$ cat design/flow/config.mk
export PLATFORM = sky130hd
export DESIGN_NAME = badicecream
export DESIGN_NICKNAME = badicecream
export VERILOG_FILES = /design/flow/design.v
export SDC_FILE = /design/flow/constraint.sdc
export NUM_CORES = 4
export LEC_CHECK = 0
export CAP_MARGIN = 20
export CORE_MARGIN = 2
export CORE_UTILIZATION = 72
export CTS_CLUSTER_DIAMETER = 209
export MAX_ROUTING_LAYER = met4
export SETUP_SLACK_MARGIN = 0.2
export SLEW_MARGIN = 20
$ cat design/flow/constraint.sdc
create_clock -name core_clock -period 6.54 [get_ports {Clk}]
set_input_delay 1.3080 -clock core_clock [delete_from_list [all_inputs] [get_ports {Clk}]]
set_output_delay 1.3080 -clock core_clock [all_outputs]
set_load 0.01 [all_outputs]
$ cat design/flow/design.v
module badicecream(input         Clk,                 
                             Reset,               
                             frame_clk,           
                input [10:0]   DrawX, DrawY ,    
				input [15:0]   keycode,				  
               	output logic is_BI	,			 
				output logic [10:0] BI_X, BI_Y,
				input logic up_wall, down_wall , left_wall, right_wall,
				output logic [10:0] BI_X_Pos, BI_Y_Pos,
				output logic [5:0] BI_BlkX_Pos, BI_BlkY_Pos
              );
	enum logic[2:0] { 
					 right=3'b000, 
					 left=3'b001,
					 up=3'b010,
					 down=3'b011,
					 Halted=3'b100} Dir, Dir_in, Dir_delayed, Dir_delayed_in;
    parameter [10:0] BI_X_Corner = 11'd64;   
    parameter [10:0] BI_Y_Corner = 11'd95;   
    parameter [5:0] BI_Blk_X_Corner = 6'd1;   
    parameter [5:0] BI_Blk_Y_Corner = 6'd1;   
    parameter [10:0] BI_X_Step = 10'd1;       
    parameter [10:0] BI_Y_Step = 10'd1;       
    parameter  BI_sizeX = 6'd32;         
	parameter  BI_sizeY = 6'd48;
	logic [5:0] frame_counter, per_frame_counter;   
	logic [5:0] frame_counter_in, per_frame_counter_in;
	logic [5:0] pace_counter, pace_counter_in;
    logic [10:0] BI_X_Motion, BI_Y_Motion;
    logic [10:0] BI_X_Pos_in, BI_X_Motion_in, BI_Y_Pos_in, BI_Y_Motion_in;
	logic [5:0] BI_BlkX_Pos_in, BI_BlkY_Pos_in;
	logic [2:0] health;
	assign health = 3'd1;    
    logic frame_clk_delayed, frame_clk_rising_edge;
   always_ff @ (posedge Clk) 
	begin
        frame_clk_delayed <= frame_clk;
        frame_clk_rising_edge <= (frame_clk == 1'b1) && (frame_clk_delayed == 1'b0);
		if (Reset)
		begin
			frame_counter <= 6'b0;
			per_frame_counter <= 6'b0;
		end
		else
		begin
			frame_counter <= frame_counter_in;
			per_frame_counter <=  per_frame_counter_in;
		end
    end
	always_comb
	begin
		frame_counter_in = frame_counter;
		per_frame_counter_in = per_frame_counter;
		if (frame_clk_rising_edge)    
		begin
		per_frame_counter_in = per_frame_counter+6'b1;
		if((per_frame_counter) == 6'b000111)  
			begin
				per_frame_counter_in=6'b0;
				frame_counter_in = frame_counter+6'b1;
				if((frame_counter ) == 6'b100)  
				begin
					frame_counter_in=6'b0;
				end
			end
		end
	end
    always_ff @ (posedge Clk)
    begin
        if (Reset)
        begin
            BI_X_Pos <= BI_X_Corner;
            BI_Y_Pos <= BI_Y_Corner;
			BI_BlkX_Pos <= BI_Blk_X_Corner;
			BI_BlkY_Pos <= BI_Blk_Y_Corner;
            BI_X_Motion <= 10'd0;
            BI_Y_Motion <= 10'd0;
			pace_counter <= 6'd0;
				Dir <= Halted;
				Dir_delayed <= down;
        end
        else
        begin
			pace_counter <= pace_counter_in;
            BI_X_Pos <= BI_X_Pos_in;
            BI_Y_Pos <= BI_Y_Pos_in;
            BI_X_Motion <= BI_X_Motion_in;
            BI_Y_Motion <= BI_Y_Motion_in;
			BI_BlkX_Pos <= BI_BlkX_Pos_in;
			BI_BlkY_Pos <= BI_BlkY_Pos_in;
			Dir <= Dir_in;
			Dir_delayed <= Dir_delayed_in;
        end
    end
    always_comb
    begin
		pace_counter_in = pace_counter;
        BI_X_Pos_in = BI_X_Pos;
        BI_Y_Pos_in = BI_Y_Pos;
		BI_X_Motion_in = BI_X_Motion;
		BI_Y_Motion_in = BI_Y_Motion;
        BI_BlkX_Pos_in = BI_BlkX_Pos;    
        BI_BlkY_Pos_in = BI_BlkY_Pos;
		Dir_in = Dir;
		Dir_delayed_in = Dir_delayed;
		if(health != 0)
		begin
			if (frame_clk_rising_edge)
			begin
            	BI_X_Pos_in = BI_X_Pos + BI_X_Motion_in;
            	BI_Y_Pos_in = BI_Y_Pos + BI_Y_Motion_in;
				if (Dir == Halted)  
				begin
					if ((keycode[7:0] == 8'd26) || ((keycode[15:8] == 8'd26 )))  
					begin
						Dir_delayed_in = up;
						if(up_wall)
						begin
							BI_Y_Motion_in = 0;
							BI_X_Motion_in = 0;
							Dir_in = Halted;
						end
						else
						begin
							BI_Y_Motion_in = -BI_Y_Step;
							BI_X_Motion_in = 0;
							Dir_in = up;	
						end
					end
					else if (((keycode[7:0] == 8'd4) || keycode[15:8] == 8'd4 ))  
						begin
							Dir_delayed_in = left;
							if (left_wall)			
							begin
								BI_X_Motion_in = 0;
								BI_Y_Motion_in = 0;
								Dir_in = Halted;
							end
							else
							begin
								BI_Y_Motion_in = 0;
								BI_X_Motion_in = -BI_X_Step;
								Dir_in = left;
							end
						end
					else if((keycode[7:0] == 8'd22) || ((keycode[15:8] == 8'd22 )))  
						begin
							Dir_delayed_in = down;
							if (down_wall) 
							begin
								BI_Y_Motion_in = 0;
								BI_X_Motion_in = 0;
							Dir_in = Halted;
							end
							else
							begin
								BI_Y_Motion_in = BI_Y_Step;
								BI_X_Motion_in = 0;
								Dir_in = down;
							end
						end
					else if (((keycode[7:0]) == 8'd7) || ((keycode[15:8]) == 8'd7))  
						begin
							Dir_delayed_in = right;
							if(right_wall) 
							begin
								BI_X_Motion_in = 0;
								BI_Y_Motion_in = 0;
								Dir_in = Halted;
							end
							else
							begin
								BI_Y_Motion_in = 0;
								BI_X_Motion_in = BI_X_Step;
								Dir_in = right;	
							end
						end
					else
						begin              
						end
				end
				else  
				begin
					pace_counter_in = pace_counter + 6'd1;
					if(pace_counter == 6'd31)
					begin
						pace_counter_in = 6'd0;
						case(Dir)
							left:
							begin
								BI_BlkX_Pos_in = BI_BlkX_Pos -1;
							end
							right:
							begin
								BI_BlkX_Pos_in = BI_BlkX_Pos +1;
							end
							up:
							begin
								BI_BlkY_Pos_in = BI_BlkY_Pos -1;
							end
							down:
							begin
								BI_BlkY_Pos_in = BI_BlkY_Pos +1;
							end
							default:
							begin
								BI_BlkY_Pos_in = 0;  
							end
						endcase
						Dir_in = Halted;
						BI_Y_Motion_in = 0;
						BI_X_Motion_in = 0;						
					end
				end
			end
        end
    end
    int DistX, DistY, Size;
    assign DistX = DrawX - BI_X_Pos;
    assign DistY = DrawY - BI_Y_Pos;
    always_comb begin
		   if (DistX < BI_sizeX && DistX >= 0 && DistY<=0 && -DistY < BI_sizeY)
		  begin
        is_BI = 1'b1;
				BI_X = DrawX - BI_X_Pos+({5'b0, frame_counter}*32);
				BI_Y = DrawY - BI_Y_Pos+BI_sizeY-1+ Dir_delayed_in*48;
		  end
        else
		  begin
        is_BI = 1'b0;
				BI_X = 0;
				BI_Y = 0;
        end
    end
endmodule
$ cat design/flow/run.sh
#!/bin/bash
# the make line also repeats each setting of config.mk as NAME=value (left out here)
make -C /OpenROAD-flow-scripts/flow DESIGN_CONFIG=/design/flow/config.mk WORK_HOME=/design/flow/orfs CLKGATE_MAP_FILE= finish
==> results.ini, run 1 <==
[placed_design]
port_buffers = 101
gp_congestion = 1.02
place_area_sq_mm = 0.00777
hpwl_um = 16900
dp.cells = 990
pre_cts_slack_ps = -1660

[synthesis]
yosys.area_share.xor_xnor_pct = 9.76
aoi_share_pct = 16.9
async_flop_share_pct = 0
ys_seq_share_pct = 22.7
ys_top_logic_family = simple AND/OR/NAND/NOR gates
ys.flops = 68
syn_area_sq_mm = 0.00600
synth_area_leader_cell = dfxtp_1
top_cells_by_count = 87 x nor2_1, 81 x ha_1, 68 x dfxtp_1
syn-num-nets = 864
synth_cell_type_count = 64
synth_adder_area_share_pct = 19.6
ff_type = dfxtp_1
yosysCellCount = 730
synth_top_area_share_pct = 22.7
most_common_cell = nor2_1
yosys.area_share.simple_pct = 22.8
mux_share_pct = 3.34
ys_warn_count = 1
top_cells_by_area = dfxtp_1 23%, ha_1 17%, xnor2_1 6.1%, nor2_1 5.4%, inv_1 3.8%
synth-edff-count = 0
yosys-stat-area_sq_mm = 0.00600
syn_area_per_cell_sq_um = 8.22
synthCells = 730

[run_status]
status = did not finish
stop_stage = 4_1_cts
stop_error = [ERROR DPL-0038] Utilization greater than 100%, impossible to legalize

[die]
dieArea_sq_mm = 0.00908
rows = 33
io_pins = 102
core-area_sq_mm = 0.00813
die_w_um = 95.3
die_h_um = 95.3
fp_util_pct = 73.8

[stage by stage]
stage / total power, uW / util [%]
after global placement: 777 / 95.6
after floorplan: 656 / -
after detailed placement: 811 / 95.6
==> inputs of run 2 (changes only) <==
CORE_UTILIZATION = 70   (was 72)
CTS_CLUSTER_DIAMETER = 42   (was 209)
CTS_CLUSTER_SIZE = 33   (was unset)
HOLD_SLACK_MARGIN = -0.09   (was unset)
PLACE_DENSITY = 0.67   (was unset)
SETUP_SLACK_MARGIN = unset   (was 0.2)
TNS_END_PERCENT = 40   (was unset)
clock period = 8.81 ns   (was 6.54 ns; I/O delays follow)
==> run 2 against run 1 <==
The layout now fails its checks (setup timing); die area up 2.7%; synthesized cell count stayed put; area after synthesis is the same.
==> results.ini, run 2 <==
[die]
dieArea_sq_mm = 0.00933
core-area_sq_mm = 0.00826
rows = 33
io_pins = 102
die_h_um = 96.6
fp_util_pct = 72.7
die_w_um = 96.6

[synthesis]
synthCells = 730
aoi_share_pct = 16.9
syn_area_per_cell_sq_um = 8.22
ff_type = dfxtp_1
yosys.area_share.xor_xnor_pct = 9.76
ys_top_logic_family = simple AND/OR/NAND/NOR gates
yosysCellCount = 730
mux_share_pct = 3.34
synth_adder_area_share_pct = 19.6
most_common_cell = nor2_1
syn_area_sq_mm = 0.00600
ys_warn_count = 1
top_cells_by_area = dfxtp_1 23%, ha_1 17%, xnor2_1 6.1%, nor2_1 5.4%, inv_1 3.8%
synth_top_area_share_pct = 22.7
synth_cell_type_count = 64
top_cells_by_count = 87 x nor2_1, 81 x ha_1, 68 x dfxtp_1
ys.flops = 68
synth-edff-count = 0
yosys-stat-area_sq_mm = 0.00600
synth_area_leader_cell = dfxtp_1
yosys.area_share.simple_pct = 22.8
syn-num-nets = 864
ys_seq_share_pct = 22.7
async_flop_share_pct = 0

[power]
irDropWorstVdd_v = 0.000115
p_seq_share_pct = 37.9
intPower_uw = 549
power_frac_clock_pct = 33.7
p_comb_uw = 234
maxPowerGroup = sequential cells
pg_seq_uw = 313
power_density_mw_per_mm2 = 110
swShare_pct = 33.5
power_uw = 825
powerClk_uw = 278
p_sw_uw = 277
power_leakage_uw = 0.00341
power_frac_comb_pct = 28.4

[clocking]
cts_buffer_depth = 2
cts_tree = yes
clk_latency_ps = 360
cts_root_buffer = clkbuf_8
cts_hold_buf = 0
clkSinkCount = 68
cts_made_buffers = 9
htreeDepth = 3
path_clk_slew_ps = 70

[finish]
logic_area_sq_mm = 0.00441
fill_cells = 353
final_cells = 958
nNetsFinal = 982
area_delta_synth_final_pct = 25.4
seq_area_sq_mm = 0.00136

[critical_path]
slowest_delay_ps = 680
rr_startpoint = BI_X_Motion[9]$_SDFFE_PP0P_
cp_num_buf_inv = 4
reg2reg_to = BI_X_Pos[10]$_SDFFE_PP0P_
slowest_stage = or4b_2
worstPathArrival_ps = 7070
r2r_cells = 11
startpoint = DrawY[1]
critPathCaptureType = primary output
critPathTopFamily = simple AND/OR/NAND/NOR gates
worstSetupStartpointType = input port
crit_end = is_BI
cp.depth = 18
path_cells = clkdlybuf4s50_1 -> ha_1 -> nor2b_1 -> o2111a_2 -> nor3_4 -> o21ai_1 -> xor2_1 -> or4_1 -> or4_1 -> ha_1 -> or4b_2 -> nor4_2 -> nand4b_1 -> a221oi_4 -> o2111ai_4 -> buf_6 -> inv_1 -> clkdlybuf4s50_1
rrSetupSlack_ps = 5720
critPathRequiredTime_ps = 7050
worstSetupPathType = input port to primary output
critPathMaxFanout = 8

[grt]
grt_pass1_vias = 6161
grt_util_all_layers_pct = 41.2
grt_max_degree = 53
antenna_found_initial = 0
grt_pass1_wl_um = 28900
overflow = 0

[drt]
routed_wl_um = 18600
viasPerCell = 6.46
drtAntennaViolNets = 0
wire_per_inst_um = 19.4
drcViolationCount = 0
drt_iter0_drc = 494
antenna_cells = 0
drt-pass1-iter-count = 7
vias = 6187

[placed_design]
dp.cells = 936
hpwl_um = 12500
gp_congestion = 0.992
port_buffers = 101

[flow_run]
maxCapViolations = 0
warnings = 35

[timing]
fin_crit_sh_pct = 100
skew_ps = 13.6
hold_viol = 0
fin_crit_ps = 8830
fmax_ghz = 0.113
worst_slack_ps = -17.6
worstMarginPinSlew_ps = 730
maxSlewHeadroom_pct = 51.0
rsz0062_at_grt = true
finalSetupViolations = 1
slew_violations = 0

[min_path]
hp-class = flip-flop to flip-flop
holdPathStages = 1
hp-start = frame_clk_delayed$_DFF_P_
min_to = frame_clk_rising_edge$_DFF_P_

[run_status]
status = failed layout checks
check.faults = setup timing

run 2: area by class of cell:
cell class / instances / share of cell area [%]
repair buffers: 121 / 15.8
clock inverters: 7 / 1.06
inverters: 61 / 3.04
multi-input cells: 587 / 58.6
clock buffers: 9 / 1.65
flip-flops and latches: 68 / 18.1
well taps: 105 / 1.75
run 2: stage by stage:
step                      hold WS [ps]  util [%]  setup WS, ps  instance area, sq um  setup TNS [ps]
after floorplan                    367         -          1190                  6000               0
after global placement             373      86.9          33.3                  7180               0
after detailed placement           380      86.9          -112                  7180           -1400
after CTS                          392      90.2         -62.8                  7440            -499
after global routing               398      91.2          -175                  7530            -175
final                              391      91.2         -17.6                  7530           -17.6
run 2: what timing repair did:
action	in CTS	in global routing
buffers inserted	2	2
pin swaps	1	2
endpoints found under the setup margin	21	23
gates resized	15	22
gates cloned	1	0
run 2: per-layer routing:
| metal | track usage (%) | routed length [um] | up-vias |
|---|---|---|---|
| met4 | 22.5 | 1020 | 0 |
| li1 | - | - | 2802 |
| met5 | - | 0 | - |
| met1 | 43.9 | 6620 | 2900 |
| met2 | 72.0 | 9410 | 353 |
| met3 | 7.84 | 1510 | 132 |
==> inputs of run 3 (changes only) <==
ABC_AREA = 1   (was unset)
CORE_UTILIZATION = 67   (was 70)
CTS_CLUSTER_DIAMETER = 371   (was 42)
CTS_CLUSTER_SIZE = 100   (was 33)
HOLD_SLACK_MARGIN = unset   (was -0.09)
MAX_ROUTING_LAYER = unset   (was met4)
PLACE_DENSITY = unset   (was 0.67)
SETUP_SLACK_MARGIN = 0.2   (was unset)
TNS_END_PERCENT = 5   (was 40)
clock period = 4.64 ns   (was 8.81 ns; I/O delays follow)
==> run 3 against run 2 <==
The run now fails in 4_1_cts; die area is 11% higher; synthesized cell count up 29%; area after synthesis is 6.5% higher.
==> results.ini, run 3 <==
[synthesis]
yosys-stat-area_sq_mm = 0.00639
ys_warn_count = 1
yosysCellCount = 940
syn_area_per_cell_sq_um = 6.80
syn-num-nets = 1074
synth_top_area_share_pct = 21.3
synth-edff-count = 0
synthCells = 940
ys_top_logic_family = simple AND/OR/NAND/NOR gates
mux_share_pct = 0
top_cells_by_count = 164 x nand2_1, 160 x inv_1, 81 x ha_1
yosys.area_share.xor_xnor_pct = 4.11
ys.flops = 68
async_flop_share_pct = 0
synth_cell_type_count = 53
yosys.area_share.simple_pct = 29.5
synth_adder_area_share_pct = 18.4
top_cells_by_area = dfxtp_1 21%, ha_1 16%, nand2_1 9.6%, inv_1 9.4%, a21oi_1 5.9%
syn_area_sq_mm = 0.00639
most_common_cell = nand2_1
ff_type = dfxtp_1
aoi_share_pct = 16.1
synth_area_leader_cell = dfxtp_1
ys_seq_share_pct = 21.3

[placed_design]
port_buffers = 101
dp.cells = 1271
place_area_sq_mm = 0.00836
hpwl_um = 15200
gp_congestion = 0.942

[die]
io_pins = 102
core-area_sq_mm = 0.00924
dieArea_sq_mm = 0.0103
die_h_um = 102
fp_util_pct = 69.1
die_w_um = 102
rows = 35

[run_status]
status = did not finish
stop_error = [ERROR DPL-0038] Utilization greater than 100%, impossible to legalize
stop_stage = 4_1_cts

[run 3: metrics by stage]
stage               setup slack, ps  utilization [%]  TNS [ps]
floorplan                      -309                -     -6650
global placement              -1300             90.5    -29460
detailed placement            -1580             90.5    -35410
==> inputs of run 4 (changes only) <==
CORE_UTILIZATION = 72   (was 67)
CTS_CLUSTER_DIAMETER = 391   (was 371)
CTS_CLUSTER_SIZE = 14   (was 100)
PLACE_DENSITY = 0.4   (was unset)
SETUP_SLACK_MARGIN = 0.5   (was 0.2)
TNS_END_PERCENT = unset   (was 5)
clock period = 4.01 ns   (was 4.64 ns; I/O delays follow)
==> run 4 against run 3 <==
Synthesized cell count unchanged; area after synthesis unchanged; the run fails in 3_5_place_dp; die area is 6.7% lower.
==> results.ini, run 4 <==
[synthesis]
synth_adder_area_share_pct = 18.4
ys.flops = 68
top_cells_by_area = dfxtp_1 21%, ha_1 16%, nand2_1 9.6%, inv_1 9.4%, a21oi_1 5.9%
top_cells_by_count = 164 x nand2_1, 160 x inv_1, 81 x ha_1
ff_type = dfxtp_1
ys_seq_share_pct = 21.3
most_common_cell = nand2_1
syn_area_sq_mm = 0.00639
ys_top_logic_family = simple AND/OR/NAND/NOR gates
synthCells = 940
async_flop_share_pct = 0
ys_warn_count = 1
synth_cell_type_count = 53
synth_area_leader_cell = dfxtp_1
synth_top_area_share_pct = 21.3
yosys.area_share.simple_pct = 29.5
yosys-stat-area_sq_mm = 0.00639
yosys.area_share.xor_xnor_pct = 4.11
synth-edff-count = 0
aoi_share_pct = 16.1
syn-num-nets = 1074
mux_share_pct = 0
yosysCellCount = 940
syn_area_per_cell_sq_um = 6.80

[die]
rows = 34
core-area_sq_mm = 0.00868
dieArea_sq_mm = 0.00964
die_w_um = 98.2
fp_util_pct = 73.6
die_h_um = 98.2
io_pins = 102

[run_status]
stop_error = [ERROR DPL-0033] detailed placement checks failed during check placement.
stop_stage = 3_5_place_dp
status = did not finish

[placed_design]
port_buffers = 101
gp_congestion = 0.969

-- run 4: per-stage QoR --
stage / hold slack, ps / setup slack, ps
after floorplan: 366 / -642
after global placement: 370 / -1800
==> inputs of run 5 (changes only) <==
CTS_CLUSTER_DIAMETER = unset   (was 391)
CTS_CLUSTER_SIZE = 100   (was 14)
PLACE_DENSITY = unset   (was 0.4)
SETUP_SLACK_MARGIN = 0.2   (was 0.5)
clock period = 6.33 ns   (was 4.01 ns; I/O delays follow)
==> run 5 against run 4 <==
The run fails in 4_1_cts; synthesized cell count is the same; die area did not move; area after synthesis did not move.
==> results.ini, run 5 <==
[run_status]
status = did not finish
stop_stage = 4_1_cts
stop_error = [ERROR DPL-0038] Utilization greater than 100%, impossible to legalize

[synthesis]
ys_warn_count = 1
syn-num-nets = 1074
aoi_share_pct = 16.1
synth_area_leader_cell = dfxtp_1
top_cells_by_count = 164 x nand2_1, 160 x inv_1, 81 x ha_1
most_common_cell = nand2_1
async_flop_share_pct = 0
ff_type = dfxtp_1
ys.flops = 68
ys_top_logic_family = simple AND/OR/NAND/NOR gates
ys_seq_share_pct = 21.3
synth_top_area_share_pct = 21.3
syn_area_per_cell_sq_um = 6.80
yosys-stat-area_sq_mm = 0.00639
syn_area_sq_mm = 0.00639
yosys.area_share.simple_pct = 29.5
top_cells_by_area = dfxtp_1 21%, ha_1 16%, nand2_1 9.6%, inv_1 9.4%, a21oi_1 5.9%
synth-edff-count = 0
yosysCellCount = 940
yosys.area_share.xor_xnor_pct = 4.11
synth_cell_type_count = 53
mux_share_pct = 0
synth_adder_area_share_pct = 18.4
synthCells = 940

[die]
core-area_sq_mm = 0.00868
dieArea_sq_mm = 0.00964
die_w_um = 98.2
fp_util_pct = 73.6
io_pins = 102
die_h_um = 98.2
rows = 34

[placed_design]
hpwl_um = 15400
port_buffers = 101
gp_congestion = 0.968

==> run 5: through the flow <==
stage          cell area [sq um]  setup slack [ps]  hold WS (ps)  cells
3_5_place_dp                7910              -608           411   1195
3_3_place_gp                7910              -350           372   1195
2_1_floorplan               6390               646           366    940
==> inputs of run 6 (changes only) <==
CORE_UTILIZATION = 59   (was 72)
CTS_CLUSTER_SIZE = unset   (was 100)
clock period = 5.38 ns   (was 6.33 ns; I/O delays follow)
==> run 6 against run 5 <==
The layout now fails its checks (setup timing); die area up 21%; area after synthesis unchanged; synthesized cell count unchanged.
==> results.ini, run 6 <==
[run_status]
status = failed layout checks
check.faults = setup timing

[placed_design]
port_buffers = 101
gp_congestion = 0.920
hpwl_um = 13100
place_area_sq_mm = 0.00819

[min_path]
hp-class = flip-flop to flip-flop
holdPathStages = 1
min_to = frame_clk_rising_edge$_DFF_P_
hp-start = frame_clk_delayed$_DFF_P_

[critical_path]
critPathCaptureType = primary output
rrSetupSlack_ps = 3080
slowest_stage = clkdlybuf4s50_1
critPathTopFamily = buffers and inverters
crit_end = BI_Y[9]
slowest_delay_ps = 470
critPathMaxFanout = 4
worstSetupStartpointType = input port
reg2reg_to = BI_Y_Pos[10]$_SDFFE_PP0P_
critPathRequiredTime_ps = 4300
worstPathArrival_ps = 4650
worstSetupPathType = input port to primary output
r2r_cells = 9
cp_num_buf_inv = 7
startpoint = keycode[13]
cp.depth = 25
rr_startpoint = BI_Y_Motion[9]$_SDFFE_PP0P_

[power]
power_frac_clock_pct = 29.1
p_comb_uw = 500
irDropWorstVdd_v = 0.000177
powerClk_uw = 416
pg_seq_uw = 513
p_seq_share_pct = 35.9
power_leakage_uw = 0.00411
maxPowerGroup = sequential cells
swShare_pct = 32.7
power_frac_comb_pct = 35.0
p_sw_uw = 467
intPower_uw = 962
power_density_mw_per_mm2 = 162

[synthesis]
syn_area_per_cell_sq_um = 6.80
top_cells_by_area = dfxtp_1 21%, ha_1 16%, nand2_1 9.6%, inv_1 9.4%, a21oi_1 5.9%
most_common_cell = nand2_1
yosys.area_share.simple_pct = 29.5
synth_adder_area_share_pct = 18.4
ys_warn_count = 1
aoi_share_pct = 16.1
async_flop_share_pct = 0
synth-edff-count = 0
synth_cell_type_count = 53
ff_type = dfxtp_1
syn-num-nets = 1074
ys_top_logic_family = simple AND/OR/NAND/NOR gates
top_cells_by_count = 164 x nand2_1, 160 x inv_1, 81 x ha_1
ys.flops = 68
yosysCellCount = 940
mux_share_pct = 0
synth_area_leader_cell = dfxtp_1
yosys.area_share.xor_xnor_pct = 4.11
ys_seq_share_pct = 21.3
synth_top_area_share_pct = 21.3
yosys-stat-area_sq_mm = 0.00639
syn_area_sq_mm = 0.00639
synthCells = 940

[finish]
logic_area_sq_mm = 0.00470
area_delta_synth_final_pct = 38.1
final_util_pct = 84.7
nNetsFinal = 1274
postLayoutCellArea_sq_mm = 0.00882
fill_cells = 676
seq_area_sq_mm = 0.00136

[drt]
viasPerCell = 5.46
wire_per_inst_um = 14.0
drtAntennaViolNets = 0
routed_wl_um = 18000
drt_iter0_drc = 395
antenna_cells = 0
vias = 6998
drcViolationCount = 0
drt-pass1-iter-count = 7

[clocking]
clkSinkCount = 68
cts_buffer_depth = 2
cts_made_buffers = 9
cts_tree = yes
cts_hold_buf = 0
htreeDepth = 3
cts_root_buffer = clkbuf_8
path_clk_slew_ps = 70
clk_latency_ps = 340

[timing]
skew_ps = 9.88
rsz0062_at_grt = true
timing.hold.ws_ps = 384
slew_violations = 0
fin_crit_sh_pct = 106
finalSetupViolations = 23
worstMarginPinSlew_ps = 744
fin_crit_ps = 5730
hold_viol = 0
fmax_ghz = 0.175
finalSetupTns_ps = -5540
worst_slack_ps = -349
maxSlewHeadroom_pct = 49.8

[grt]
grt_pass1_wl_um = 28000
antenna_found_initial = 0
grt_max_degree = 25
overflow = 0
grt_pass1_vias = 6426
grt_util_all_layers_pct = 29.2

[die]
die_h_um = 108
fp_util_pct = 61.3
rows = 37
dieArea_sq_mm = 0.0117
core-area_sq_mm = 0.0104
die_w_um = 108
io_pins = 102

[flow_run]
warnings = 36
maxCapViolations = 0

run 6: per-stage QoR:
stage	setup WS [ps]	total power, uW	std cells
after floorplan	180	765	940
after global placement	-1010	938	1248
after detailed placement	-1120	946	1248
after CTS	-255	1390	1273
after global routing	-567	1500	1281
final	-349	1430	1281
run 6: layer usage:
metal / up-vias / GRT usage [%] / share of wire [%]
met5: - / 0 / 0
met4: 0 / 8.79 / 2.4
met3: 39 / 2.95 / 3.9
met2: 194 / 53.5 / 50
met1: 3234 / 36.1 / 44
li1: 3531 / - / -
run 6: area by class of cell:
cell class	count	share of cell area, %
clock buffers	10	1.45
clock inverters	6	0.723
repair buffers	197	19.8
flip-flops and latches	68	15.4
well taps	136	1.93
inverters	168	7.36
multi-input cells	696	53.3
run 6: repair_timing:
action / in CTS / in global routing
buffers inserted: 9 / 5
gates cloned: 0 / 3
endpoints found under the setup margin: 23 / 23
pin swaps: 27 / 29
gates resized: 148 / 45
==> inputs of run 7 (changes only) <==
CAP_MARGIN = 30   (was 20)
CELL_PAD_IN_SITES_DETAIL_PLACEMENT = 2   (was unset)
CORE_MARGIN = 8   (was 2)
CORE_UTILIZATION = 43   (was 59)
CTS_CLUSTER_SIZE = 24   (was unset)
GPL_ROUTABILITY_DRIVEN = 0   (was unset)
GPL_TIMING_DRIVEN = 0   (was unset)
MAX_ROUTING_LAYER = met4   (was unset)
PLACE_DENSITY_LB_ADDON = 0.18   (was unset)
SETUP_SLACK_MARGIN = 0.37   (was 0.2)
SLEW_MARGIN = 0   (was 20)
clock period = 4.39 ns   (was 5.38 ns; I/O delays follow)
==> run 7 against run 6 <==
The flow now stops in 3_5_place_dp; die area rose by 63%; area after synthesis did not move; synthesized cell count did not move.
==> results.ini, run 7 <==
[run_status]
status = did not finish
stop_stage = 3_5_place_dp
stop_error = [ERROR DPL-0033] detailed placement checks failed during check placement.

[synthesis]
ys_top_logic_family = simple AND/OR/NAND/NOR gates
yosys-stat-area_sq_mm = 0.00639
ys.flops = 68
top_cells_by_area = dfxtp_1 21%, ha_1 16%, nand2_1 9.6%, inv_1 9.4%, a21oi_1 5.9%
yosys.area_share.xor_xnor_pct = 4.11
synth_adder_area_share_pct = 18.4
synth_top_area_share_pct = 21.3
syn_area_sq_mm = 0.00639
yosys.area_share.simple_pct = 29.5
synth-edff-count = 0
ff_type = dfxtp_1
ys_seq_share_pct = 21.3
top_cells_by_count = 164 x nand2_1, 160 x inv_1, 81 x ha_1
yosysCellCount = 940
ys_warn_count = 1
synth_area_leader_cell = dfxtp_1
aoi_share_pct = 16.1
mux_share_pct = 0
synth_cell_type_count = 53
synthCells = 940
most_common_cell = nand2_1
async_flop_share_pct = 0
syn_area_per_cell_sq_um = 6.80
syn-num-nets = 1074

[die]
rows = 44
dieArea_sq_mm = 0.0190
fp_util_pct = 44.0
io_pins = 102
die_w_um = 138
core-area_sq_mm = 0.0145
die_h_um = 138

[placed_design]
port_buffers = 100

[run 7: stage by stage]
stage             hold slack [ps]  TNS (ps)  power, uW  setup WS, ps
floorplan                     366     -9070        938          -414
global placement              371    -46340       1050         -2050
==> inputs of run 8 (changes only) <==
CAP_MARGIN = 20   (was 30)
CELL_PAD_IN_SITES_DETAIL_PLACEMENT = unset   (was 2)
CORE_MARGIN = 2   (was 8)
CORE_UTILIZATION = 70   (was 43)
CTS_CLUSTER_SIZE = unset   (was 24)
GPL_ROUTABILITY_DRIVEN = unset   (was 0)
GPL_TIMING_DRIVEN = unset   (was 0)
MAX_ROUTING_LAYER = unset   (was met4)
PLACE_DENSITY_LB_ADDON = unset   (was 0.18)
SETUP_SLACK_MARGIN = 0.2   (was 0.37)
SLEW_MARGIN = 20   (was 0)
clock period = 7.32 ns   (was 4.39 ns; I/O delays follow)
==> run 8 against run 7 <==
Now clean on timing, DRC and antenna; synthesized cell count did not move; area after synthesis did not move; die area fell by 48%.
==> results.ini, run 8 <==
[placed_design]
hpwl_um = 12700
dp.cells = 1147
gp_congestion = 0.937
port_buffers = 101

[synthesis]
synth_top_area_share_pct = 21.3
mux_share_pct = 0
aoi_share_pct = 16.1
syn-num-nets = 1074
ys.flops = 68
async_flop_share_pct = 0
synth-edff-count = 0
yosys.area_share.xor_xnor_pct = 4.11
synth_adder_area_share_pct = 18.4
top_cells_by_area = dfxtp_1 21%, ha_1 16%, nand2_1 9.6%, inv_1 9.4%, a21oi_1 5.9%
most_common_cell = nand2_1
ff_type = dfxtp_1
synth_area_leader_cell = dfxtp_1
syn_area_per_cell_sq_um = 6.80
syn_area_sq_mm = 0.00639
synth_cell_type_count = 53
yosysCellCount = 940
top_cells_by_count = 164 x nand2_1, 160 x inv_1, 81 x ha_1
ys_warn_count = 1
ys_top_logic_family = simple AND/OR/NAND/NOR gates
ys_seq_share_pct = 21.3
yosys-stat-area_sq_mm = 0.00639
yosys.area_share.simple_pct = 29.5
synthCells = 940

[clocking]
path_clk_slew_ps = 70
cts_tree = yes
htreeDepth = 3
clk_latency_ps = 350
cts_root_buffer = clkbuf_8
cts_hold_buf = 0
cts_buffer_depth = 2
cts_made_buffers = 9
clkSinkCount = 68

[grt]
overflow = 0
grt_util_all_layers_pct = 35.4
grt_max_degree = 25
grt_pass1_wl_um = 29100
antenna_found_initial = 0
grt_pass1_vias = 6610

[critical_path]
critPathRequiredTime_ps = 5860
critPathCaptureType = primary output
worstPathArrival_ps = 5490
crit_end = BI_Y[5]
cp.depth = 31
startpoint = DrawY[0]
worstSetupStartpointType = input port
critPathTopFamily = simple AND/OR/NAND/NOR gates
rrSetupSlack_ps = 4930
slowest_stage = fa_2
critPathMaxFanout = 12
slowest_delay_ps = 440
worstSetupPathType = input port to primary output
reg2reg_to = BI_BlkY_Pos[5]$_SDFFE_PP0P_
r2r_cells = 10
rr_startpoint = pace_counter[1]$_SDFFE_PP0P_
cp_num_buf_inv = 8

[timing]
hold_viol = 0
rsz0062_at_grt = false
skew_ps = 7.67
slew_violations = 0
fin_crit_ps = 6960
worstMarginPinSlew_ps = 949
fmax_ghz = 0.144
finalSetupTns_ps = 0
maxSlewHeadroom_pct = 36.5
finalSetupViolations = 0
fin_crit_sh_pct = 95.0

[drt]
wire_per_inst_um = 16.5
viasPerCell = 6.14
drtAntennaViolNets = 0
routed_wl_um = 19500
drcViolationCount = 0
antenna_cells = 0
drt_iter0_drc = 551
vias = 7237
drt-pass1-iter-count = 6

[min_path]
min_to = frame_clk_rising_edge$_DFF_P_
hp-start = frame_clk_delayed$_DFF_P_
hp-class = flip-flop to flip-flop
holdPathStages = 1

[power]
maxPowerGroup = sequential cells
power_density_mw_per_mm2 = 128
intPower_uw = 687
p_seq_share_pct = 37.4
pg_seq_uw = 377
irDropWorstVdd_v = 0.000151
power_leakage_uw = 0.00371
p_sw_uw = 322
power_frac_clock_pct = 34.8
p_comb_uw = 281
powerClk_uw = 351
power_frac_comb_pct = 27.8
swShare_pct = 31.9

[finish]
nNetsFinal = 1199
final_cells = 1178
fill_cells = 460
area_delta_synth_final_pct = 23.5

[die]
io_pins = 102
rows = 34
fp_util_pct = 72.5
die_w_um = 99.5
die_h_um = 99.5
dieArea_sq_mm = 0.00991
core-area_sq_mm = 0.00881

[run_status]
status = timing/DRC/antenna clean

[flow_run]
maxCapViolations = 0
warnings = 33

[run 8: cell type report]
| cell class | instances | area [sq um] | area share (%) |
|---|---|---|---|
| timing repair buffer | 122 | 1110 | 14.0 |
| multi-input combinational | 696 | 4420 | 56.1 |
| clock buffer | 10 | 138 | 1.74 |
| sequential | 68 | 1360 | 17.3 |
| tap | 108 | 135 | 1.71 |
| inverter | 168 | 636 | 8.06 |
| clock inverter | 6 | 87.6 | 1.11 |
[run 8: stage by stage]
stage                     util [%]  hold WS, ps  power (uW)  worst slack, ps  cell area [sq um]
after floorplan                  -          366         560             1240               6390
after global placement        85.7          371         623              159               7550
after global routing          89.6          410        1050              136               7890
final                         89.6          386        1010              365               7890
after detailed placement      85.7          380         632            -65.0               7550
after CTS                     88.6          390         977              216               7800
[run 8: routing by layer]
| metal | wire length, um | GRT usage (%) | up-vias |
|---|---|---|---|
| met1 | 7480 | 42.3 | 3296 |
| met4 | 1050 | 16.0 | 0 |
| met5 | 0 | 0 | - |
| li1 | - | - | 3383 |
| met3 | 1580 | 3.87 | 118 |
| met2 | 9350 | 63.8 | 440 |
[run 8: repair_timing]
action,in CTS,in global routing
resized,28,69
gates cloned,0,0
pin swaps,3,12
endpoints found under the setup margin,23,23
setup buffers,4,11
==> inputs of run 9 (changes only) <==
ABC_AREA = unset   (was 1)
CELL_PAD_IN_SITES_DETAIL_PLACEMENT = 2   (was unset)
CORE_UTILIZATION = 63   (was 70)
CTS_CLUSTER_SIZE = 10   (was unset)
MIN_ROUTING_LAYER = met2   (was unset)
SETUP_SLACK_MARGIN = unset   (was 0.2)
SLEW_MARGIN = 40   (was 20)
TNS_END_PERCENT = 60   (was unset)
clock period = 11.9 ns   (was 7.32 ns; I/O delays follow)
==> run 9 against run 8 <==
The run now fails in 3_5_place_dp; synthesized cell count fell by 22%; area after synthesis fell by 6.1%; die area rose by 4.2%.
==> results.ini, run 9 <==
[synthesis]
yosys.area_share.simple_pct = 22.8
ff_type = dfxtp_1
synth-edff-count = 0
synth_adder_area_share_pct = 19.6
top_cells_by_area = dfxtp_1 23%, ha_1 17%, xnor2_1 6.1%, nor2_1 5.4%, inv_1 3.8%
yosys.area_share.xor_xnor_pct = 9.76
synth_area_leader_cell = dfxtp_1
async_flop_share_pct = 0
synthCells = 730
syn-num-nets = 864
ys.flops = 68
ys_seq_share_pct = 22.7
syn_area_per_cell_sq_um = 8.22
yosysCellCount = 730
most_common_cell = nor2_1
aoi_share_pct = 16.9
ys_warn_count = 1
mux_share_pct = 3.34
top_cells_by_count = 87 x nor2_1, 81 x ha_1, 68 x dfxtp_1
synth_top_area_share_pct = 22.7
synth_cell_type_count = 64
ys_top_logic_family = simple AND/OR/NAND/NOR gates
syn_area_sq_mm = 0.00600
yosys-stat-area_sq_mm = 0.00600

[die]
fp_util_pct = 64.9
io_pins = 102
die_h_um = 102
die_w_um = 102
rows = 35
dieArea_sq_mm = 0.0103
core-area_sq_mm = 0.00924

[run_status]
status = did not finish
stop_stage = 3_5_place_dp
stop_error = [ERROR DPL-0033] detailed placement checks failed during check placement.

[placed_design]
port_buffers = 101
gp_congestion = 0.923

-- run 9: per-stage QoR --
| step | hold WS, ps | total power (uW) | setup slack [ps] | cells |
|---|---|---|---|---|
| global placement | 372 | 390 | 1450 | 947 |
| floorplan | 367 | 349 | 3050 | 730 |
==> inputs of run 10 (changes only) <==
CAP_MARGIN = 35   (was 20)
CELL_PAD_IN_SITES_DETAIL_PLACEMENT = 1   (was 2)
CORE_MARGIN = 5   (was 2)
CORE_UTILIZATION = 27   (was 63)
GPL_ROUTABILITY_DRIVEN = 0   (was unset)
MAX_ROUTING_LAYER = met4   (was unset)
MIN_ROUTING_LAYER = met1   (was met2)
SLEW_MARGIN = 20   (was 40)
clock period = 11.7 ns   (was 11.9 ns; I/O delays follow)
==> run 10 against run 9 <==
The run now finishes clean; synthesized cell count stayed put; die area is 150% higher; area after synthesis stayed put.
==> results.ini, run 10 <==
[power]
irDropWorstVdd_v = 0.0000473
maxPowerGroup = clock
p_comb_uw = 161
p_seq_share_pct = 36.0
powerClk_uw = 258
pg_seq_uw = 236
p_sw_uw = 186
power_leakage_uw = 0.00306
power_frac_clock_pct = 39.3
power_density_mw_per_mm2 = 86.1
power_frac_comb_pct = 24.6
intPower_uw = 469
swShare_pct = 28.4

[die]
die_h_um = 159
rows = 54
core-area_sq_mm = 0.0218
die_w_um = 159
io_pins = 102
fp_util_pct = 27.5
dieArea_sq_mm = 0.0253

[synthesis]
yosys.area_share.xor_xnor_pct = 9.76
synthCells = 730
syn_area_per_cell_sq_um = 8.22
synth_adder_area_share_pct = 19.6
synth_cell_type_count = 64
syn-num-nets = 864
ys_warn_count = 1
synth_area_leader_cell = dfxtp_1
ys_top_logic_family = simple AND/OR/NAND/NOR gates
top_cells_by_area = dfxtp_1 23%, ha_1 17%, xnor2_1 6.1%, nor2_1 5.4%, inv_1 3.8%
top_cells_by_count = 87 x nor2_1, 81 x ha_1, 68 x dfxtp_1
synth_top_area_share_pct = 22.7
mux_share_pct = 3.34
async_flop_share_pct = 0
aoi_share_pct = 16.9
syn_area_sq_mm = 0.00600
yosys-stat-area_sq_mm = 0.00600
ff_type = dfxtp_1
ys.flops = 68
synth-edff-count = 0
yosys.area_share.simple_pct = 22.8
ys_seq_share_pct = 22.7
yosysCellCount = 730
most_common_cell = nor2_1

[drt]
wl_met3_um = 551
wl_met2_um = 7810
vias = 5406
drtAntennaViolNets = 0
drt-pass1-iter-count = 4
antenna_cells = 0
drcViolationCount = 0
routed_wl_um = 16400
drt_iter0_drc = 160
wire_per_inst_um = 14.7
topRoutingLayerUsed = met4
wirelength_met1_um = 7720
viasPerCell = 4.85

[min_path]
holdPathStages = 1
hp-start = frame_clk_delayed$_DFF_P_
min_to = frame_clk_rising_edge$_DFF_P_
hp-class = flip-flop to flip-flop

[run_status]
status = timing/DRC/antenna clean

[finish]
seq_area_sq_mm = 0.00136
final_cells = 1114
logic_area_sq_mm = 0.00434
fill_cells = 2612
area_delta_synth_final_pct = 26.8
nNetsFinal = 965

[clocking]
cts_hold_buf = 0
cts_made_buffers = 9
htreeDepth = 3
path_clk_slew_ps = 50
cts_root_buffer = clkbuf_16
cts_tree = yes
cts-resized-gates = 0
clkSinkCount = 68
cts_setup_buffers = 0
clk_latency_ps = 330
cts_buffer_depth = 2

[critical_path]
slowest_delay_ps = 660
cp_num_buf_inv = 4
r2r_cells = 11
reg2reg_to = BI_X_Pos[10]$_SDFFE_PP0P_
cp.depth = 19
critPathTopFamily = simple AND/OR/NAND/NOR gates
slowest_stage = or4b_2
critPathRequiredTime_ps = 9360
worstSetupStartpointType = input port
worstSetupPathType = input port to primary output
rrSetupSlack_ps = 8860
critPathCaptureType = primary output
crit_end = BI_Y[3]
startpoint = DrawY[0]
worstPathArrival_ps = 8000
critPathMaxFanout = 18
rr_startpoint = BI_X_Motion[9]$_SDFFE_PP0P_
path_cells = clkdlybuf4s50_1 -> inv_1 -> ha_1 -> fa_1 -> nand2b_1 -> a21oi_1 -> or3_1 -> o2111ai_1 -> or4_1 -> or4_1 -> ha_1 -> or4b_2 -> nor4_1 -> nand4b_1 -> a221oi_2 -> o2111ai_4 -> buf_16 -> nor3_1 -> clkdlybuf4s50_1

[grt]
antenna_found_initial = 0
grt_pass1_wl_um = 27400
grt_util_all_layers_pct = 13.2
grt_pass1_vias = 5644
grt_max_degree = 53
overflow = 0

[timing]
maxSlewHeadroom_pct = 55.0
hold_viol = 0
fin_crit_sh_pct = 88.4
timing.hold.ws_ps = 373
skew_ps = 6.43
rsz0062_at_grt = false
slew_violations = 0
finalSetupTns_ps = 0
finalSetupViolations = 0
fmax_ghz = 0.0967
worstMarginPinSlew_ps = 670
fin_crit_ps = 10340

[placed_design]
port_buffers = 101
dp.cells = 1099
hpwl_um = 13200

[flow_run]
warnings = 31
maxCapViolations = 0

==> run 10: per-layer routing <==
| metal | global-route usage, % | vias up |
|---|---|---|
| li1 | - | 2768 |
| met1 | 16.3 | 2528 |
| met2 | 21.8 | 87 |
| met3 | 2.56 | 23 |
| met4 | 3.84 | 0 |
| met5 | - | - |
==> run 10: area by class of cell <==
type,instances,area share (%)
Clock inverter,3,0.526
Clock buffer,11,3.06
Timing Repair Buffer,105,13.8
Inverter,61,3.01
Tap cell,280,4.61
Multi-Input combinational cell,586,57.0
Sequential cell,68,17.9
==> run 10: through the flow <==
step	util, %	area (sq um)	setup slack, ps	power [uW]
after floorplan	-	6000	2930	355
after global placement	33.5	7300	1350	399
after detailed placement	33.5	7310	1120	403
after CTS	34.7	7580	1100	667
after global routing	34.9	7610	1060	694
final	34.9	7610	1360	655
==> inputs of run 11 (changes only) <==
ABC_AREA = 1   (was unset)
CAP_MARGIN = 20   (was 35)
CELL_PAD_IN_SITES_DETAIL_PLACEMENT = unset   (was 1)
CORE_ASPECT_RATIO = 1.05   (was unset)
CORE_MARGIN = 2   (was 5)
CORE_UTILIZATION = 70   (was 27)
CTS_CLUSTER_DIAMETER = 213   (was unset)
CTS_CLUSTER_SIZE = unset   (was 10)
GPL_ROUTABILITY_DRIVEN = unset   (was 0)
MAX_ROUTING_LAYER = met5   (was met4)
MIN_ROUTING_LAYER = unset   (was met1)
PLACE_DENSITY_LB_ADDON = 0.11   (was unset)
TNS_END_PERCENT = 80   (was 60)
clock period = 4.15 ns   (was 11.7 ns; I/O delays follow)
==> run 11 against run 10 <==
The run now fails in 4_1_cts; die area decreased by 61%; synthesized cell count increased by 29%; area after synthesis increased by 6.5%.
==> results.ini, run 11 <==
[run_status]
status = did not finish
stop_stage = 4_1_cts
stop_error = [ERROR DPL-0038] Utilization greater than 100%, impossible to legalize

[die]
rows = 35
dieArea_sq_mm = 0.00991
fp_util_pct = 72.2
io_pins = 102
die_h_um = 102
die_w_um = 97.2
core-area_sq_mm = 0.00885

[synthesis]
yosys.area_share.simple_pct = 29.5
aoi_share_pct = 16.1
syn_area_per_cell_sq_um = 6.80
syn_area_sq_mm = 0.00639
ys_warn_count = 1
top_cells_by_area = dfxtp_1 21%, ha_1 16%, nand2_1 9.6%, inv_1 9.4%, a21oi_1 5.9%
synthCells = 940
synth_top_area_share_pct = 21.3
ys.flops = 68
synth-edff-count = 0
top_cells_by_count = 164 x nand2_1, 160 x inv_1, 81 x ha_1
ff_type = dfxtp_1
ys_top_logic_family = simple AND/OR/NAND/NOR gates
synth_adder_area_share_pct = 18.4
mux_share_pct = 0
yosys-stat-area_sq_mm = 0.00639
synth_area_leader_cell = dfxtp_1
yosys.area_share.xor_xnor_pct = 4.11
most_common_cell = nand2_1
synth_cell_type_count = 53
async_flop_share_pct = 0
yosysCellCount = 940
syn-num-nets = 1074
ys_seq_share_pct = 21.3

[placed_design]
hpwl_um = 19400
port_buffers = 101
gp_congestion = 0.948

-- run 11: through the flow --
step           hold slack (ps)  setup WS [ps]  area [sq um]  total power, uW  cells
3_5_place_dp               383          -2080          8490             1290   1268
2_1_floorplan              366           -558          6450              992    940
3_3_place_gp               370          -1710          8490             1230   1268
==> inputs of run 12 (changes only) <==
ABC_AREA = 0   (was 1)
CELL_PAD_IN_SITES_DETAIL_PLACEMENT = 2   (was unset)
CORE_ASPECT_RATIO = unset   (was 1.05)
CORE_UTILIZATION = 55   (was 70)
CTS_CLUSTER_DIAMETER = unset   (was 213)
GPL_ROUTABILITY_DRIVEN = 0   (was unset)
MAX_ROUTING_LAYER = met4   (was met5)
PLACE_DENSITY_LB_ADDON = 0.19   (was 0.11)
SLEW_MARGIN = 10   (was 20)
TNS_END_PERCENT = unset   (was 80)
clock period = 8.68 ns   (was 4.15 ns; I/O delays follow)
==> run 12 against run 11 <==
The run fails in 3_5_place_dp; die area rose by 19%; synthesized cell count fell by 22%; area after synthesis fell by 6.1%.
==> results.ini, run 12 <==
[synthesis]
syn_area_sq_mm = 0.00600
syn_area_per_cell_sq_um = 8.22
synth_adder_area_share_pct = 19.6
yosys.area_share.xor_xnor_pct = 9.76
ys_top_logic_family = simple AND/OR/NAND/NOR gates
syn-num-nets = 864
async_flop_share_pct = 0
most_common_cell = nor2_1
synth_area_leader_cell = dfxtp_1
mux_share_pct = 3.34
ys.flops = 68
synth-edff-count = 0
yosys-stat-area_sq_mm = 0.00600
synthCells = 730
yosys.area_share.simple_pct = 22.8
ys_seq_share_pct = 22.7
ys_warn_count = 1
ff_type = dfxtp_1
synth_top_area_share_pct = 22.7
aoi_share_pct = 16.9
synth_cell_type_count = 64
top_cells_by_count = 87 x nor2_1, 81 x ha_1, 68 x dfxtp_1
yosysCellCount = 730
top_cells_by_area = dfxtp_1 23%, ha_1 17%, xnor2_1 6.1%, nor2_1 5.4%, inv_1 3.8%

[die]
fp_util_pct = 55.8
io_pins = 102
die_w_um = 108
die_h_um = 108
dieArea_sq_mm = 0.0118
rows = 38
core-area_sq_mm = 0.0107

[run_status]
stop_error = [ERROR DPL-0033] detailed placement checks failed during check placement.
status = did not finish
stop_stage = 3_5_place_dp

[placed_design]
port_buffers = 101

-- run 12: stage by stage --
stage	std cells	hold slack, ps	total power [uW]
global placement	971	372	535
floorplan	730	367	479
==> inputs of run 13 (changes only) <==
ABC_AREA = unset   (was 0)
CAP_MARGIN = 0   (was 20)
CELL_PAD_IN_SITES_DETAIL_PLACEMENT = unset   (was 2)
CORE_UTILIZATION = 68   (was 55)
CTS_CLUSTER_DIAMETER = 37   (was unset)
GPL_ROUTABILITY_DRIVEN = unset   (was 0)
MAX_ROUTING_LAYER = unset   (was met4)
PLACE_DENSITY_LB_ADDON = unset   (was 0.19)
SETUP_SLACK_MARGIN = -0.47   (was unset)
SLEW_MARGIN = 20   (was 10)
clock period = 6.57 ns   (was 8.68 ns; I/O delays follow)
==> run 13 against run 12 <==
Now fails the layout checks on setup timing; synthesized cell count unchanged; area after synthesis unchanged; die area decreased by 18%.
==> results.ini, run 13 <==
[run_status]
status = failed layout checks
check.faults = setup timing

[synthesis]
ys_top_logic_family = simple AND/OR/NAND/NOR gates
ys.flops = 68
synth_area_leader_cell = dfxtp_1
yosysCellCount = 730
syn-num-nets = 864
ys_warn_count = 1
async_flop_share_pct = 0
synthCells = 730
ff_type = dfxtp_1
syn_area_per_cell_sq_um = 8.22
syn_area_sq_mm = 0.00600
aoi_share_pct = 16.9
synth_adder_area_share_pct = 19.6
yosys.area_share.simple_pct = 22.8
most_common_cell = nor2_1
synth_top_area_share_pct = 22.7
mux_share_pct = 3.34
top_cells_by_count = 87 x nor2_1, 81 x ha_1, 68 x dfxtp_1
top_cells_by_area = dfxtp_1 23%, ha_1 17%, xnor2_1 6.1%, nor2_1 5.4%, inv_1 3.8%
synth_cell_type_count = 64
synth-edff-count = 0
ys_seq_share_pct = 22.7
yosys-stat-area_sq_mm = 0.00600
yosys.area_share.xor_xnor_pct = 9.76

[clocking]
cts_made_buffers = 9
cts_tree = yes
clk_latency_ps = 380
cts_root_buffer = clkbuf_8
clkSinkCount = 68
htreeDepth = 3
cts_buffer_depth = 2
path_clk_slew_ps = 80
cts_hold_buf = 0

[placed_design]
port_buffers = 101
hpwl_um = 13800
place_area_sq_mm = 0.00756
gp_congestion = 0.892
pre_cts_slack_ps = -1510

[critical_path]
critPathRequiredTime_ps = 5260
path_cells = clkdlybuf4s15_1 -> ha_2 -> or4_4 -> o22a_1 -> buf_4 -> a21o_1 -> a21o_1 -> xor2_1 -> or4_4 -> ha_4 -> or4b_4 -> nor4_4 -> nand4b_1 -> a221oi_2 -> o2111ai_4 -> buf_12 -> buf_6 -> buf_6 -> nor2_2 -> buf_2
critPathMaxFanout = 5
worstSetupPathType = input port to primary output
worstSetupStartpointType = input port
critPathCaptureType = primary output
cp.depth = 20
critPathTopFamily = simple AND/OR/NAND/NOR gates
cp_num_buf_inv = 6
slowest_delay_ps = 530
reg2reg_to = BI_Y_Pos[10]$_SDFFE_PP0P_
crit_end = BI_Y[9]
rr_startpoint = BI_Y_Motion[9]$_SDFFE_PP0P_
rrSetupSlack_ps = 3470
worstPathArrival_ps = 5770
slowest_stage = or4_4
r2r_cells = 11
startpoint = DrawY[5]

[timing]
rsz0062_at_grt = true
worst_slack_ps = -509
finalSetupTns_ps = -9910
maxSlewHeadroom_pct = 24.3
hold_viol = 0
fin_crit_ps = 7080
skew_ps = 21.1
finalSetupViolations = 23
timing.hold.ws_ps = 433
worstMarginPinSlew_ps = 1130
fin_crit_sh_pct = 108
slew_violations = 0
fmax_ghz = 0.141

[finish]
logic_area_sq_mm = 0.00456
postLayoutCellArea_sq_mm = 0.00800
nNetsFinal = 1039
seq_area_sq_mm = 0.00136
area_delta_synth_final_pct = 33.3
fill_cells = 311

[min_path]
holdPathStages = 1
hp-start = frame_clk_delayed$_DFF_P_
hp-class = flip-flop to flip-flop
min_to = frame_clk_rising_edge$_DFF_P_

[power]
p_seq_share_pct = 35.3
power_uw = 1190
power_leakage_uw = 0.00346
powerClk_uw = 378
irDropWorstVdd_v = 0.000188
maxPowerGroup = sequential cells
power_frac_comb_pct = 32.9
p_sw_uw = 412
power_density_mw_per_mm2 = 149
swShare_pct = 34.6
intPower_uw = 779
p_comb_uw = 392
pg_seq_uw = 421
power_frac_clock_pct = 31.7

[drt]
drt-pass1-iter-count = 9
wire_per_inst_um = 22.8
routed_wl_um = 23200
drt_iter0_drc = 919
drcViolationCount = 0
drtAntennaViolNets = 0
viasPerCell = 6.79
vias = 6915
antenna_cells = 0

[grt]
overflow = 0
grt_pass1_vias = 7153
grt_pass1_wl_um = 36400
antenna_found_initial = 0
grt_max_degree = 52
grt_util_all_layers_pct = 47.7

[die]
fp_util_pct = 69.5
core-area_sq_mm = 0.00864
dieArea_sq_mm = 0.00959
die_h_um = 97.9
die_w_um = 97.9
rows = 34
io_pins = 102

[flow_run]
warnings = 35
maxCapViolations = 0

-- run 13: final cells by class --
| type | instances | area share, % |
|---|---|---|
| multi-input cells | 586 | 57.0 |
| repair buffers | 179 | 19.0 |
| flip-flops and latches | 68 | 17.0 |
| inverters | 61 | 2.86 |
| well taps | 108 | 1.69 |
| clock buffers | 9 | 1.55 |
| clock inverters | 7 | 0.938 |
-- run 13: metrics by stage --
| stage | util [%] | instances |
|---|---|---|
| 3_3_place_gp | 87.5 | 988 |
| 3_5_place_dp | 87.5 | 988 |
| 4_1_cts | 92.4 | 1018 |
| 2_1_floorplan | - | 730 |
| 5_1_grt | 92.7 | 1018 |
| 6_report | 92.7 | 1018 |
-- run 13: routing by layer --
layer  share of wire [%]  routed length (um)  vias to the layer above  global-route usage [%]
met3                 9.3                2170                      245                    13.0
li1                    -                   -                     2916                       -
met5                   0                   0                        -                       0
met1                  33                7600                     3149                    49.2
met2                  48               11300                      605                    81.6
met4                 9.5                2190                        0                    37.1
-- run 13: repair_timing --
action	in CTS	in global routing
setup endpoints to repair	23	23
gates cloned	1	0
setup buffers	22	4
gates resized	159	6
pin swaps	37	5
==> inputs of run 14 (changes only) <==
CAP_MARGIN = 10   (was 0)
CELL_PAD_IN_SITES_DETAIL_PLACEMENT = 2   (was unset)
CORE_UTILIZATION = 51   (was 68)
CTS_CLUSTER_DIAMETER = 167   (was 37)
MIN_ROUTING_LAYER = met1   (was unset)
PLACE_DENSITY_LB_ADDON = 0.13   (was unset)
SETUP_SLACK_MARGIN = -0.46   (was -0.47)
clock period = 6.27 ns   (was 6.57 ns; I/O delays follow)
==> run 14 against run 13 <==
Area after synthesis did not move; the run now fails in 3_5_place_dp; synthesized cell count unchanged; die area up 32%.
==> results.ini, run 14 <==
[die]
die_h_um = 112
dieArea_sq_mm = 0.0126
fp_util_pct = 52.3
io_pins = 102
core-area_sq_mm = 0.0115
die_w_um = 112
rows = 39

[synthesis]
ys_top_logic_family = simple AND/OR/NAND/NOR gates
ys.flops = 68
top_cells_by_count = 87 x nor2_1, 81 x ha_1, 68 x dfxtp_1
synthCells = 730
yosys-stat-area_sq_mm = 0.00600
synth_area_leader_cell = dfxtp_1
most_common_cell = nor2_1
syn_area_per_cell_sq_um = 8.22
yosysCellCount = 730
aoi_share_pct = 16.9
synth_top_area_share_pct = 22.7
async_flop_share_pct = 0
mux_share_pct = 3.34
syn-num-nets = 864
syn_area_sq_mm = 0.00600
synth-edff-count = 0
top_cells_by_area = dfxtp_1 23%, ha_1 17%, xnor2_1 6.1%, nor2_1 5.4%, inv_1 3.8%
yosys.area_share.simple_pct = 22.8
synth_adder_area_share_pct = 19.6
ys_seq_share_pct = 22.7
synth_cell_type_count = 64
ys_warn_count = 1
ff_type = dfxtp_1
yosys.area_share.xor_xnor_pct = 9.76

[placed_design]
port_buffers = 101
gp_congestion = 0.901

[run_status]
stop_error = [ERROR DPL-0033] detailed placement checks failed during check placement.
status = did not finish
stop_stage = 3_5_place_dp

## run 14: per-stage QoR
step	worst slack (ps)	hold slack, ps	area, sq um	cells
3_3_place_gp	-1500	374	7700	1037
2_1_floorplan	-330	367	6000	730
==> inputs of run 15 (changes only) <==
ABC_AREA = 1   (was unset)
CAP_MARGIN = 30   (was 10)
CORE_UTILIZATION = 43   (was 51)
CTS_CLUSTER_DIAMETER = unset   (was 167)
CTS_CLUSTER_SIZE = 24   (was unset)
GPL_ROUTABILITY_DRIVEN = 0   (was unset)
GPL_TIMING_DRIVEN = 0   (was unset)
MAX_ROUTING_LAYER = met4   (was unset)
MIN_ROUTING_LAYER = unset   (was met1)
PLACE_DENSITY_LB_ADDON = 0.18   (was 0.13)
SETUP_SLACK_MARGIN = 0.2   (was -0.46)
SLEW_MARGIN = 0   (was 20)
clock period = 8.0 ns   (was 6.27 ns; I/O delays follow)
==> run 15 against run 14 <==
Area after synthesis increased by 6.5%; the flow again stops in 3_5_place_dp; synthesized cell count grew 29%; die area grew 25%.
==> results.ini, run 15 <==
[synthesis]
synth_adder_area_share_pct = 18.4
synth_area_leader_cell = dfxtp_1
synth_cell_type_count = 53
syn_area_per_cell_sq_um = 6.80
yosys.area_share.simple_pct = 29.5
top_cells_by_count = 164 x nand2_1, 160 x inv_1, 81 x ha_1
synth_top_area_share_pct = 21.3
synthCells = 940
ys_warn_count = 1
mux_share_pct = 0
ys_seq_share_pct = 21.3
ys.flops = 68
syn-num-nets = 1074
ys_top_logic_family = simple AND/OR/NAND/NOR gates
ff_type = dfxtp_1
yosys.area_share.xor_xnor_pct = 4.11
yosys-stat-area_sq_mm = 0.00639
yosysCellCount = 940
syn_area_sq_mm = 0.00639
async_flop_share_pct = 0
aoi_share_pct = 16.1
top_cells_by_area = dfxtp_1 21%, ha_1 16%, nand2_1 9.6%, inv_1 9.4%, a21oi_1 5.9%
synth-edff-count = 0
most_common_cell = nand2_1

[run_status]
stop_stage = 3_5_place_dp
stop_error = [ERROR DPL-0033] detailed placement checks failed during check placement.
status = did not finish

[die]
io_pins = 102
fp_util_pct = 44.0
rows = 44
dieArea_sq_mm = 0.0158
die_w_um = 126
core-area_sq_mm = 0.0145
die_h_um = 126

[placed_design]
port_buffers = 100

run 15: through the flow:
step / cells / worst slack [ps] / hold WS [ps] / area [sq um] / power [uW]
floorplan: 940 / 1650 / 366 / 6390 / 512
global placement: 1224 / 91.0 / 369 / 7620 / 570
==> inputs of run 16 (changes only) <==
ABC_AREA = unset   (was 1)
CAP_MARGIN = 0   (was 30)
CELL_PAD_IN_SITES_DETAIL_PLACEMENT = unset   (was 2)
CORE_UTILIZATION = 69   (was 43)
CTS_CLUSTER_DIAMETER = 37   (was unset)
CTS_CLUSTER_SIZE = 71   (was 24)
GPL_ROUTABILITY_DRIVEN = unset   (was 0)
GPL_TIMING_DRIVEN = unset   (was 0)
HOLD_SLACK_MARGIN = 0.3   (was unset)
MAX_ROUTING_LAYER = unset   (was met4)
PLACE_DENSITY_LB_ADDON = unset   (was 0.18)
SETUP_SLACK_MARGIN = 1.58   (was 0.2)
SLEW_MARGIN = 20   (was 0)
clock period = 5.3 ns   (was 8.0 ns; I/O delays follow)
==> run 16 against run 15 <==
The flow stops in 4_1_cts; synthesized cell count down 22%; area after synthesis down 6.1%; die area down 40%.
==> results.ini, run 16 <==
[synthesis]
yosys.area_share.simple_pct = 22.8
synth_cell_type_count = 64
top_cells_by_area = dfxtp_1 23%, ha_1 17%, xnor2_1 6.1%, nor2_1 5.4%, inv_1 3.8%
mux_share_pct = 3.34
syn_area_sq_mm = 0.00600
most_common_cell = nor2_1
ys_top_logic_family = simple AND/OR/NAND/NOR gates
top_cells_by_count = 87 x nor2_1, 81 x ha_1, 68 x dfxtp_1
async_flop_share_pct = 0
aoi_share_pct = 16.9
synthCells = 730
synth-edff-count = 0
ys_warn_count = 1
yosys.area_share.xor_xnor_pct = 9.76
synth_adder_area_share_pct = 19.6
syn-num-nets = 864
ff_type = dfxtp_1
yosysCellCount = 730
synth_area_leader_cell = dfxtp_1
ys_seq_share_pct = 22.7
synth_top_area_share_pct = 22.7
ys.flops = 68
syn_area_per_cell_sq_um = 8.22
yosys-stat-area_sq_mm = 0.00600

[die]
dieArea_sq_mm = 0.00946
core-area_sq_mm = 0.00859
die_w_um = 97.3
io_pins = 102
rows = 34
die_h_um = 97.3
fp_util_pct = 69.8

[placed_design]
gp_congestion = 0.973
pre_cts_slack_ps = -2340
port_buffers = 101
hpwl_um = 16400

[run_status]
stop_stage = 4_1_cts
status = did not finish
stop_error = [ERROR DPL-0038] Utilization greater than 100%, impossible to legalize

run 16: per-stage QoR:
stage          total power [uW]  hold slack (ps)  std cells  instance area, sq um
3_5_place_dp               1030              382       1035                  8090
3_3_place_gp                993              372       1035                  8090
2_1_floorplan               809              367        730                  6190
==> inputs of run 17 (changes only) <==
CAP_MARGIN = 40   (was 0)
CORE_UTILIZATION = 65   (was 69)
CTS_CLUSTER_DIAMETER = unset   (was 37)
CTS_CLUSTER_SIZE = unset   (was 71)
HOLD_SLACK_MARGIN = unset   (was 0.3)
MAX_ROUTING_LAYER = met4   (was unset)
SETUP_SLACK_MARGIN = unset   (was 1.58)
clock period = 5.1 ns   (was 5.3 ns; I/O delays follow)
==> run 17 against run 16 <==
The run fails in 5_1_grt; synthesized cell count did not move; die area rose by 5.9%; area after synthesis is the same.
==> results.ini, run 17 <==
[clocking]
cts_made_buffers = 9
cts_root_buffer = clkbuf_8
htreeDepth = 3
clkSinkCount = 68
cts_buffer_depth = 2

[synthesis]
top_cells_by_area = dfxtp_1 23%, ha_1 17%, xnor2_1 6.1%, nor2_1 5.4%, inv_1 3.8%
yosys.area_share.xor_xnor_pct = 9.76
syn-num-nets = 864
synth_area_leader_cell = dfxtp_1
synth-edff-count = 0
synthCells = 730
ys_warn_count = 1
ys_seq_share_pct = 22.7
ys_top_logic_family = simple AND/OR/NAND/NOR gates
yosys.area_share.simple_pct = 22.8
syn_area_per_cell_sq_um = 8.22
synth_adder_area_share_pct = 19.6
synth_cell_type_count = 64
most_common_cell = nor2_1
ff_type = dfxtp_1
synth_top_area_share_pct = 22.7
syn_area_sq_mm = 0.00600
top_cells_by_count = 87 x nor2_1, 81 x ha_1, 68 x dfxtp_1
mux_share_pct = 3.34
aoi_share_pct = 16.9
async_flop_share_pct = 0
yosys-stat-area_sq_mm = 0.00600
ys.flops = 68
yosysCellCount = 730

[die]
fp_util_pct = 65.9
die_w_um = 100
core-area_sq_mm = 0.00911
dieArea_sq_mm = 0.0100
die_h_um = 100
io_pins = 102
rows = 35

[placed_design]
hpwl_um = 13800
gp_congestion = 0.969
port_buffers = 101
place_area_sq_mm = 0.00814

[run_status]
stop_stage = 5_1_grt
status = did not finish
stop_error = [ERROR GRT-0232] Routing congestion too high. Check the congestion heatmap in the GUI.

[grt]
overflow = 87
grt_util_all_layers_pct = 75.7

run 17: routing by layer:
layer  GRT usage (%)  overflow
met1            70.1         1
met2            96.5        48
met3            50.5         2
met4            85.6        36
met5               -         -
run 17: through the flow:
step	power, uW	cells	setup slack [ps]	hold slack (ps)	TNS [ps]
2_1_floorplan	841	730	-883	367	-20070
3_5_place_dp	1060	1042	-2330	377	-52740
3_3_place_gp	1030	1040	-2190	372	-49670
4_1_cts	1610	1076	-1210	381	-25840
run 17: what timing repair did:
action / in CTS
resized: 161
setup buffers: 18
pin swaps: 27
hold buffers: 0
endpoints found under the setup margin: 23
Power figures rest on the tool's default switching activity, not on a simulated workload.
